==> v23 <==
==> flow/design.v (excerpt) <==
module core(input wire I_clk, 
    input wire I_reset,
    input wire I_irq_active,
    input wire MEM_ready,
    input wire[15:0] MEM_data_in, 
    input wire MEM_data_ready,
    output reg O_irq_ack,
    output reg MEM_exec, 
    output reg MEM_write,
    output reg[1:0] MEM_size, 
    output reg[15:0] MEM_addr, 
    output reg[15:0] MEM_data_out);
==> flow/config.mk <==
export PLATFORM = sky130hd
export DESIGN_NAME = core
export DESIGN_NICKNAME = core
export VERILOG_FILES = /design/flow/design.v
export SDC_FILE = /design/flow/constraint.sdc
export NUM_CORES = 4
export LEC_CHECK = 0
export CAP_MARGIN = 20
export CORE_MARGIN = 2
export CORE_UTILIZATION = 40
export SLEW_MARGIN = 20
==> flow/constraint.sdc <==
create_clock -name core_clock -period 7.0 [get_ports {I_clk}]
set_input_delay 1.4000 -clock core_clock [delete_from_list [all_inputs] [get_ports {I_clk}]]
set_output_delay 1.4000 -clock core_clock [all_outputs]
set_load 0.01 [all_outputs]
run.sh (not shown) runs the stock make flow with config.mk's settings and CLKGATE_MAP_FILE=.
==> v17 (differences from v23) <==
CORE_UTILIZATION = 69   (was 40)
==> flow/constraint.sdc (replaced) <==
create_clock -name core_clock -period 5.3 [get_ports {I_clk}]
set_input_delay 1.0600 -clock core_clock [delete_from_list [all_inputs] [get_ports {I_clk}]]
set_output_delay 1.0600 -clock core_clock [all_outputs]
set_load 0.01 [all_outputs]
==> v6 (differences from v23) <==
ABC_AREA = 1   (was not set)
CELL_PAD_IN_SITES_DETAIL_PLACEMENT = 2   (was not set)
CELL_PAD_IN_SITES_GLOBAL_PLACEMENT = 2   (was not set)
CORE_ASPECT_RATIO = 0.52   (was not set)
CORE_MARGIN = 3   (was 2)
CTS_CLUSTER_SIZE = 72   (was not set)
HOLD_SLACK_MARGIN = 0.08   (was not set)
SLEW_MARGIN = 25   (was 20)
==> flow/constraint.sdc (replaced) <==
create_clock -name core_clock -period 9.51 [get_ports {I_clk}]
set_input_delay 1.9020 -clock core_clock [delete_from_list [all_inputs] [get_ports {I_clk}]]
set_output_delay 1.9020 -clock core_clock [all_outputs]
set_load 0.01 [all_outputs]
==> v12 (differences from v23) <==
CAP_MARGIN = 10   (was 20)
CELL_PAD_IN_SITES_DETAIL_PLACEMENT = 0   (was not set)
CORE_ASPECT_RATIO = 0.58   (was not set)
CORE_MARGIN = 5   (was 2)
CORE_UTILIZATION = 25   (was 40)
CTS_CLUSTER_DIAMETER = 183   (was not set)
CTS_CLUSTER_SIZE = 93   (was not set)
GPL_TIMING_DRIVEN = 1   (was not set)
MAX_ROUTING_LAYER = met4   (was not set)
MIN_ROUTING_LAYER = met2   (was not set)
PLACE_DENSITY = 0.92   (was not set)
SETUP_SLACK_MARGIN = 0.79   (was not set)
==> flow/constraint.sdc (replaced) <==
create_clock -name core_clock -period 6.04 [get_ports {I_clk}]
set_input_delay 1.2080 -clock core_clock [delete_from_list [all_inputs] [get_ports {I_clk}]]
set_output_delay 1.2080 -clock core_clock [all_outputs]
set_load 0.01 [all_outputs]
==> results <==
- v17 completed without violations. v12 failed in global routing (GRT-0116). v6 went through all stages and came out clean. v23 produced a clean layout.
- Between v6 and v17, the lower critical path depth is in v17 (gap 1).
- Between v6 and v23, the lower synthesized cell count is in v23 (gap about 35%, measured against v23).
- In v6 the area after synthesis is higher than in v23, by 1.6%.
- Core utilization, highest first: v17, v6, v23.
- In v17 the total power is higher than in v23, by 31%.

==> build 71: inputs <==
Starting RTL as in the previous note.
export LEC_CHECK = 0
export CAP_MARGIN = 20
export CORE_MARGIN = 2
export CORE_UTILIZATION = 72
export CTS_CLUSTER_DIAMETER = 394
export CTS_CLUSTER_SIZE = 10
export PLACE_DENSITY = 0.39
export SETUP_SLACK_MARGIN = 1.29
export SLEW_MARGIN = 20
create_clock -name core_clock -period 5.3 [get_ports {I_clk}]
==> trial 37 (differences from build 71) <==
Settings changed: CORE_UTILIZATION 72 to 66, CTS_CLUSTER_DIAMETER 394 to unset, CTS_CLUSTER_SIZE 10 to unset, PLACE_DENSITY 0.39 to unset, SETUP_SLACK_MARGIN 1.29 to -0.5.
==> flow/constraint.sdc (replaced) <==
create_clock -name core_clock -period 5.19 [get_ports {I_clk}]
set_input_delay 1.0380 -clock core_clock [delete_from_list [all_inputs] [get_ports {I_clk}]]
set_output_delay 1.0380 -clock core_clock [all_outputs]
set_load 0.01 [all_outputs]
==> qor summary <==
| item | build 71 | trial 37 |
|---|---|---|
| And+or+nand+nor area frac | 16.9% | 16.9% |
| Core Density at Floorplan | 72.7% | 66.6% |
| Yosys cell types | 89 | 89 |
| Chip Footprint | 0.0352 mm^2 | 0.0383 mm^2 |
| Setup repair bufs after CTS | 10 | 0 |
| Placement Setup Slack | 0.640 ns | 0.626 ns |
| Die height | 188 um | 196 um |
| Number of CTS-inserted buffers | 34 | 29 |
| Top area contributor share | 29.8% | 29.8% |
| Die span in x | 188 um | 196 um |
| Placed Cells | 3,086 | 3,115 |
| Number of gates resized after cts | 36 | 0 |
| Final estimated routing congestion in global placement | 1.19 | 1.13 |
| Core Footprint | 0.0334 mm^2 | 0.0364 mm^2 |
| Area after DPL | 0.0252 mm^2 | 0.0253 mm^2 |
| Synth warnings | 7 | 7 |
| DPL Wire Length | 74.4 mm | 77.9 mm |
| # H-tree levels | 2 | 1 |
| Result of the run | stopped before the end | finished with violations |
| Stage where the flow stopped | global routing (5_1_grt) | - |
| Layout check failures | - | setup timing |
| Row count | 67 | 70 |
| Summed instance area of the synthesized netlist | 0.0242 mm^2 | 0.0242 mm^2 |

==> inputs of wip/willow <==
core again, from the RTL that the note above started with.
clock: 3.22 ns
lec_check: 0
cap_margin: 20
core_margin: 2
core_utilization: 65
cts_cluster_diameter: 211
cts_cluster_size: 42
setup_slack_margin: 0.97
slew_margin: 20
==> wip/yarrow (differences from wip/willow) <==
Settings changed: ABC_AREA from default to 1, CAP_MARGIN 20 to 35, CELL_PAD_IN_SITES_DETAIL_PLACEMENT from default to 2, CELL_PAD_IN_SITES_GLOBAL_PLACEMENT from default to 2, CORE_ASPECT_RATIO from default to 0.52, CORE_MARGIN 2 to 5, CORE_UTILIZATION 65 to 16, CTS_CLUSTER_DIAMETER 211 to default, CTS_CLUSTER_SIZE 42 to 72, GPL_ROUTABILITY_DRIVEN from default to 0, GPL_TIMING_DRIVEN from default to 0, HOLD_SLACK_MARGIN from default to 0.08, MIN_ROUTING_LAYER from default to met2, SETUP_SLACK_MARGIN 0.97 to default, SLEW_MARGIN 20 to 25.
==> flow/constraint.sdc (replaced) <==
create_clock -name core_clock -period 9.51 [get_ports {I_clk}]
set_input_delay 1.9020 -clock core_clock [delete_from_list [all_inputs] [get_ports {I_clk}]]
set_output_delay 1.9020 -clock core_clock [all_outputs]
set_load 0.01 [all_outputs]
==> wip/nickel (differences from wip/willow) <==
Settings changed: CORE_UTILIZATION 65 to 58, CTS_CLUSTER_DIAMETER 211 to default, CTS_CLUSTER_SIZE 42 to default, SETUP_SLACK_MARGIN 0.97 to default, TNS_END_PERCENT from default to 5.
==> flow/constraint.sdc (replaced) <==
create_clock -name core_clock -period 4.69 [get_ports {I_clk}]
set_input_delay 0.9380 -clock core_clock [delete_from_list [all_inputs] [get_ports {I_clk}]]
set_output_delay 0.9380 -clock core_clock [all_outputs]
set_load 0.01 [all_outputs]
==> results <==
- Synthesized area is the same in wip/nickel and wip/willow.
- Die size: wip/yarrow > wip/nickel > wip/willow.
- In synthesized cell count, wip/willow and wip/nickel do not differ.
- wip/yarrow never finished: it broke off in global routing (5_1_grt). wip/nickel went through all stages and came out clean. wip/willow ended with an error in global routing (5_1_grt) on GRT-0232.
==> figures <==
metric	wip/nickel	wip/willow	wip/yarrow
Gate count after technology mapping	2,697	2,697	3,649
Sequential cell area fraction in the yosys report	33.56%	33.56%	33.02%
Setup Buffers After CTS	0	74	0
Result of the run	complete, no violations	did not finish	did not finish
Stage where the flow stopped	-	global routing (5_1_grt)	global routing (5_1_grt)
Area share of fa/ha/maj cells after synthesis	6.326%	6.326%	6.224%
Library cells used by synthesis	89	89	69
Setup slack after placement	191.8 ps	-293.1 ps	1682 ps
Share of cell area taken by muxes after synthesis	13.04%	13.04%	0.08123%
Xor+xnor area frac	4.515%	4.515%	1.670%
Mean Syn Cell Area	8.991 µm²	8.991 µm²	6.754 µm²
Standard-cell row count	74	70	103
And-or/or-and share of the synthesized area	20.59%	20.59%	22.14%
Initial standard-cell utilization of the core	59.12%	66.08%	16.17%
Detailed Place HPWL	75,590 µm	79,960 µm	147,500 µm
Floorplan Core Area	41,020 µm²	36,700 µm²	152,500 µm²
Post-synth top area share	29.85%	29.85%	29.36%
Number of buffers added by the clock tree synthesis step	31	10	28

==> inputs of violet <==
core again, from the RTL that the note above started with.
Design core, start of the top module:
module core(input wire I_clk, 
    input wire I_reset,
    input wire I_irq_active,
    input wire MEM_ready,
    input wire[15:0] MEM_data_in, 
    input wire MEM_data_ready,
    output reg O_irq_ack,
    output reg MEM_exec, 
    output reg MEM_write,
    output reg[1:0] MEM_size, 
    output reg[15:0] MEM_addr, 
    output reg[15:0] MEM_data_out);
Settings: LEC_CHECK=0, ABC_AREA=1, CAP_MARGIN=35, CELL_PAD_IN_SITES_DETAIL_PLACEMENT=2, CELL_PAD_IN_SITES_GLOBAL_PLACEMENT=2, CORE_ASPECT_RATIO=0.52, CORE_MARGIN=3, CORE_UTILIZATION=21, CTS_CLUSTER_SIZE=72, HOLD_SLACK_MARGIN=0.08, MIN_ROUTING_LAYER=met2, SLEW_MARGIN=25; clock period 9.51 ns.
==> inputs of onyx, as changes to violet <==
- ABC_AREA: 1 -> unset
- CAP_MARGIN: 35 -> 20
- CELL_PAD_IN_SITES_DETAIL_PLACEMENT: 2 -> unset
- CELL_PAD_IN_SITES_GLOBAL_PLACEMENT: 2 -> unset
- CORE_ASPECT_RATIO: 0.52 -> unset
- CORE_MARGIN: 3 -> 2
- CORE_UTILIZATION: 21 -> 40
- CTS_CLUSTER_SIZE: 72 -> unset
- HOLD_SLACK_MARGIN: 0.08 -> unset
- MIN_ROUTING_LAYER: met2 -> unset
- SLEW_MARGIN: 25 -> 20
==> flow/constraint.sdc (replaced) <==
create_clock -name core_clock -period 7.08 [get_ports {I_clk}]
set_input_delay 1.4160 -clock core_clock [delete_from_list [all_inputs] [get_ports {I_clk}]]
set_output_delay 1.4160 -clock core_clock [all_outputs]
set_load 0.01 [all_outputs]
==> inputs of raven, as changes to violet <==
- ABC_AREA: 1 -> unset
- CAP_MARGIN: 35 -> 10
- CELL_PAD_IN_SITES_GLOBAL_PLACEMENT: 2 -> unset
- CORE_ASPECT_RATIO: 0.52 -> 0.58
- CORE_MARGIN: 3 -> 8
- CORE_UTILIZATION: 21 -> 25
- CTS_CLUSTER_DIAMETER: unset -> 158
- CTS_CLUSTER_SIZE: 72 -> 93
- GPL_ROUTABILITY_DRIVEN: unset -> 0
- GPL_TIMING_DRIVEN: unset -> 0
- MAX_ROUTING_LAYER: unset -> met4
- PLACE_DENSITY_LB_ADDON: unset -> 0.14
- SETUP_SLACK_MARGIN: unset -> 0.79
- SLEW_MARGIN: 25 -> 20
==> flow/constraint.sdc (replaced) <==
create_clock -name core_clock -period 9.81 [get_ports {I_clk}]
set_input_delay 1.9620 -clock core_clock [delete_from_list [all_inputs] [get_ports {I_clk}]]
set_output_delay 1.9620 -clock core_clock [all_outputs]
set_load 0.01 [all_outputs]
==> comparison table <==
Run status: violet timing/DRC/antenna clean; onyx timing/DRC/antenna clean; raven did not finish
Last stage reached: violet -; onyx -; raven global routing (5_1_grt)
End point of the critical path: violet MEM_addr[2]; onyx MEM_addr[9]; raven -
Switching part of the total power: violet 0.299; onyx 0.218; raven -
Fin. max-slew vios: violet 0; onyx 0; raven -
Cell Type Count: violet 69; onyx 89; raven 89
Uppermost routed layer: violet met5; onyx met4; raven -
Area of the core region: violet 115000 µm²; onyx 60100 µm²; raven 96700 µm²
Horizontal extent of the die: violet 481 µm; onyx 250 µm; raven 425 µm
Tightest Pin Transition: violet 1.04 ns; onyx 1.13 ns; raven -
Number of vias per cell after detailed routing: violet 7.59; onyx 6.66; raven -
Endpoint with the worst hold slack: violet mem_ctrl.MEM_exec; onyx ctrl_unit.O_state[3]; raven -
1st-iter DRT viols: violet 7006; onyx 3159; raven -
Logic gate share of total power: violet 0.082; onyx 0.032; raven -
Share of final layout cell area taken by non-clock buffers: violet 0.0588; onyx 0.0395; raven -
Worst hold path depth: violet 2; onyx 2; raven -
Number of inverters outside the clock class in the layout: violet 415; onyx 109; raven -
Post-DRT Antenna Nets: violet 0; onyx 0; raven -
Cells after DPL: violet 5188; onyx 3407; raven 4051
Fraction of the core area covered by cells at the end of the flow: violet 0.249; onyx 0.442; raven -
Power figures rest on the tool's default switching activity, not on a simulated workload.
